==> flow/design.v (excerpt) <==
module AuctionSearch(
  input         clock,
  input         reset,
  output        io_rewardIn_0_ready,
  input         io_rewardIn_0_valid,
  input  [7:0]  io_rewardIn_0_reward,
  input  [10:0] io_rewardIn_0_idx,
  input         io_rewardIn_0_last,
  output [10:0] io_agentIdx_0,
  input  [7:0]  io_price_0,
  output        io_rewardIn_1_ready,
  input         io_rewardIn_1_valid,
  input  [7:0]  io_rewardIn_1_reward,
  input  [10:0] io_rewardIn_1_idx,
  output [10:0] io_agentIdx_1,
  input  [7:0]  io_price_1,
  output        io_rewardIn_2_ready,
  input         io_rewardIn_2_valid,
  input  [7:0]  io_rewardIn_2_reward,
  input  [10:0] io_rewardIn_2_idx,
  output [10:0] io_agentIdx_2,
  input  [7:0]  io_price_2,
  output        io_rewardIn_3_ready,
  input         io_rewardIn_3_valid,
  input  [7:0]  io_rewardIn_3_reward,
  input  [10:0] io_rewardIn_3_idx,
  output [10:0] io_agentIdx_3,
  input  [7:0]  io_price_3,
  output        io_rewardIn_4_ready,
  input         io_rewardIn_4_valid,
  input  [7:0]  io_rewardIn_4_reward,
  input  [10:0] io_rewardIn_4_idx,
  output [10:0] io_agentIdx_4,
  input  [7:0]  io_price_4,
  output        io_rewardIn_5_ready,
  input         io_rewardIn_5_valid,
  input  [7:0]  io_rewardIn_5_reward,
  input  [10:0] io_rewardIn_5_idx,
  output [10:0] io_agentIdx_5,
  input  [7:0]  io_price_5,
  output        io_rewardIn_6_ready,
  input         io_rewardIn_6_valid,
  input  [7:0]  io_rewardIn_6_reward,
  input  [10:0] io_rewardIn_6_idx,
  output [10:0] io_agentIdx_6,
  input  [7:0]  io_price_6,
  output        io_rewardIn_7_ready,
  input         io_rewardIn_7_valid,
  input  [7:0]  io_rewardIn_7_reward,
  input  [10:0] io_rewardIn_7_idx,
  output [10:0] io_agentIdx_7,
  input  [7:0]  io_price_7,
  input         io_resultOut_ready,
  output        io_resultOut_valid,
  output [10:0] io_resultOut_winner,
  output [7:0]  io_resultOut_bid
);
Size: ~6100 cells after synthesis, roughly 1000 flip-flops, roughly 340 I/O pins, ~48000 sq um of cells after synthesis.
Settings: LEC_CHECK=0, CAP_MARGIN=25, CORE_MARGIN=4, CORE_UTILIZATION=58, GPL_ROUTABILITY_DRIVEN=1, HOLD_SLACK_MARGIN=0.3, MAX_ROUTING_LAYER=met4, MIN_ROUTING_LAYER=met1, SLEW_MARGIN=20, TNS_END_PERCENT=25; clock period 2.38 ns.
run.sh (not shown) runs the stock make flow with config.mk's settings and CLKGATE_MAP_FILE=.
The baseline finished with negative setup slack left.
Change:
CORE_MARGIN = 2   (was 4)
CORE_UTILIZATION = 72   (was 58)
GPL_ROUTABILITY_DRIVEN = 0   (was 1)
HOLD_SLACK_MARGIN = 0.29   (was 0.3)
SETUP_SLACK_MARGIN = -0.38   (was unset)
clock period = 3.74 ns   (was 2.38 ns; I/O delays follow)
=> The changed run ran to the end with violations: negative setup slack. Routed wire length drops by 15%. Synthesized area does not change. Non-clock buffer count fell by 827. Utilization grows by 3.8 points. Die size drops by 21%. Sequential power falls by 36%. Setup slack gains 0.77 ns. Clock skew drops by 0.017 ns. Design area falls by 16%. Final cell count drops by 13%.

---

AuctionSearch again, from the RTL that the note above started with.
// AuctionSearch
module AuctionSearch(
  input         clock,
  input         reset,
  output        io_rewardIn_0_ready,
  input         io_rewardIn_0_valid,
  input  [7:0]  io_rewardIn_0_reward,
  input  [10:0] io_rewardIn_0_idx,
  input         io_rewardIn_0_last,
  output [10:0] io_agentIdx_0,
  input  [7:0]  io_price_0,
  output        io_rewardIn_1_ready,
  input         io_rewardIn_1_valid,
  input  [7:0]  io_rewardIn_1_reward,
  input  [10:0] io_rewardIn_1_idx,
  output [10:0] io_agentIdx_1,
  input  [7:0]  io_price_1,
  output        io_rewardIn_2_ready,
  input         io_rewardIn_2_valid,
  input  [7:0]  io_rewardIn_2_reward,
  input  [10:0] io_rewardIn_2_idx,
  output [10:0] io_agentIdx_2,
  input  [7:0]  io_price_2,
  output        io_rewardIn_3_ready,
  input         io_rewardIn_3_valid,
  input  [7:0]  io_rewardIn_3_reward,
  input  [10:0] io_rewardIn_3_idx,
  output [10:0] io_agentIdx_3,
  input  [7:0]  io_price_3,
  output        io_rewardIn_4_ready,
  input         io_rewardIn_4_valid,
  input  [7:0]  io_rewardIn_4_reward,
  input  [10:0] io_rewardIn_4_idx,
  output [10:0] io_agentIdx_4,
  input  [7:0]  io_price_4,
  output        io_rewardIn_5_ready,
  input         io_rewardIn_5_valid,
  ...
==> flow/config.mk <==
export PLATFORM = sky130hd
export DESIGN_NAME = AuctionSearch
export DESIGN_NICKNAME = AuctionSearch
export VERILOG_FILES = /design/flow/design.v
export SDC_FILE = /design/flow/constraint.sdc
export NUM_CORES = 4
export LEC_CHECK = 0
export ABC_AREA = 1
export CAP_MARGIN = 0
export CORE_MARGIN = 2
export CORE_UTILIZATION = 71
export CTS_CLUSTER_DIAMETER = 362
export CTS_CLUSTER_SIZE = 35
export HOLD_SLACK_MARGIN = 0.29
export PLACE_DENSITY_LB_ADDON = 0.12
export SETUP_SLACK_MARGIN = 0.64
export SLEW_MARGIN = 20
==> flow/constraint.sdc <==
create_clock -name core_clock -period 2.16 [get_ports {clock}]
set_input_delay 0.4320 -clock core_clock [delete_from_list [all_inputs] [get_ports {clock}]]
set_output_delay 0.4320 -clock core_clock [all_outputs]
set_load 0.01 [all_outputs]
The starting point aborted during 5_1_grt (GRT-0232).
Rerun with:
Settings changed: ABC_AREA 1 to unset, CAP_MARGIN 0 to 20, CORE_UTILIZATION 71 to 25, CTS_CLUSTER_DIAMETER 362 to unset, CTS_CLUSTER_SIZE 35 to unset, HOLD_SLACK_MARGIN 0.29 to unset, PLACE_DENSITY set to 0.6, PLACE_DENSITY_LB_ADDON 0.12 to unset, SETUP_SLACK_MARGIN 0.64 to unset.
Clock period 2.16 ns to 3.8 ns, I/O delays scaled along.
Outcome: The changed run finished clean. Die area grows to 2.7 times its value. Synthesized area shrinks by a few percent. Synthesized cell count shrinks by about a fifth.
Rerun with:
Settings changed: ABC_AREA set to 1, CORE_UTILIZATION 25 to 68.
Clock period 3.8 ns to 3.25 ns, I/O delays scaled along.
The new run finished clean.
First-iteration DRC count rises by 71%.
Clock-buffer cell count went down by 12.
Flip-flop count does not change.
Hold slack gains 0.0083 ns.
Register-to-register slack gains 0.06 ns.
Utilization goes up by 48 points.
Rerun with:
Settings changed: ABC_AREA 1 to unset, CORE_UTILIZATION 68 to 70, CTS_CLUSTER_SIZE set to 52, PLACE_DENSITY 0.6 to unset, SETUP_SLACK_MARGIN set to 0.31.
The new run reached the layout checks and failed them: negative setup slack.
Count of clock-buffer cells in the layout is lower by 5.
Clock skew is higher by 0.014 ns.
Via count is higher by a few percent.
Cell area is higher by a few percent.
Register-to-register slack degrades by 1.4 ns.
Setup slack degrades by 1.2 ns.
Die area is lower by a little under a tenth.
Sequential share of layout area is lower by 1.4 points.
Rerun with:
Settings changed: CORE_UTILIZATION 70 to 71, CTS_CLUSTER_SIZE 52 to unset, SETUP_SLACK_MARGIN 0.31 to -0.2.
Clock period 3.25 ns to 2.12 ns, I/O delays scaled along.
With this change the flow ended with an error in 4_1_cts with DPL-0033.
Area after synthesis stays the same.
Die area falls by about 1.4%.
Synthesized cell count is unchanged.
Rerun with:
Settings changed: SETUP_SLACK_MARGIN -0.2 to 0.6.
Clock period 2.12 ns to 2.11 ns, I/O delays scaled along.
The changed run did not get past 5_1_grt with GRT-0116.
Die area does not change.
Synthesized area does not change.
Synthesized cell count does not change.
Power is estimated from default activity; no workload was simulated.
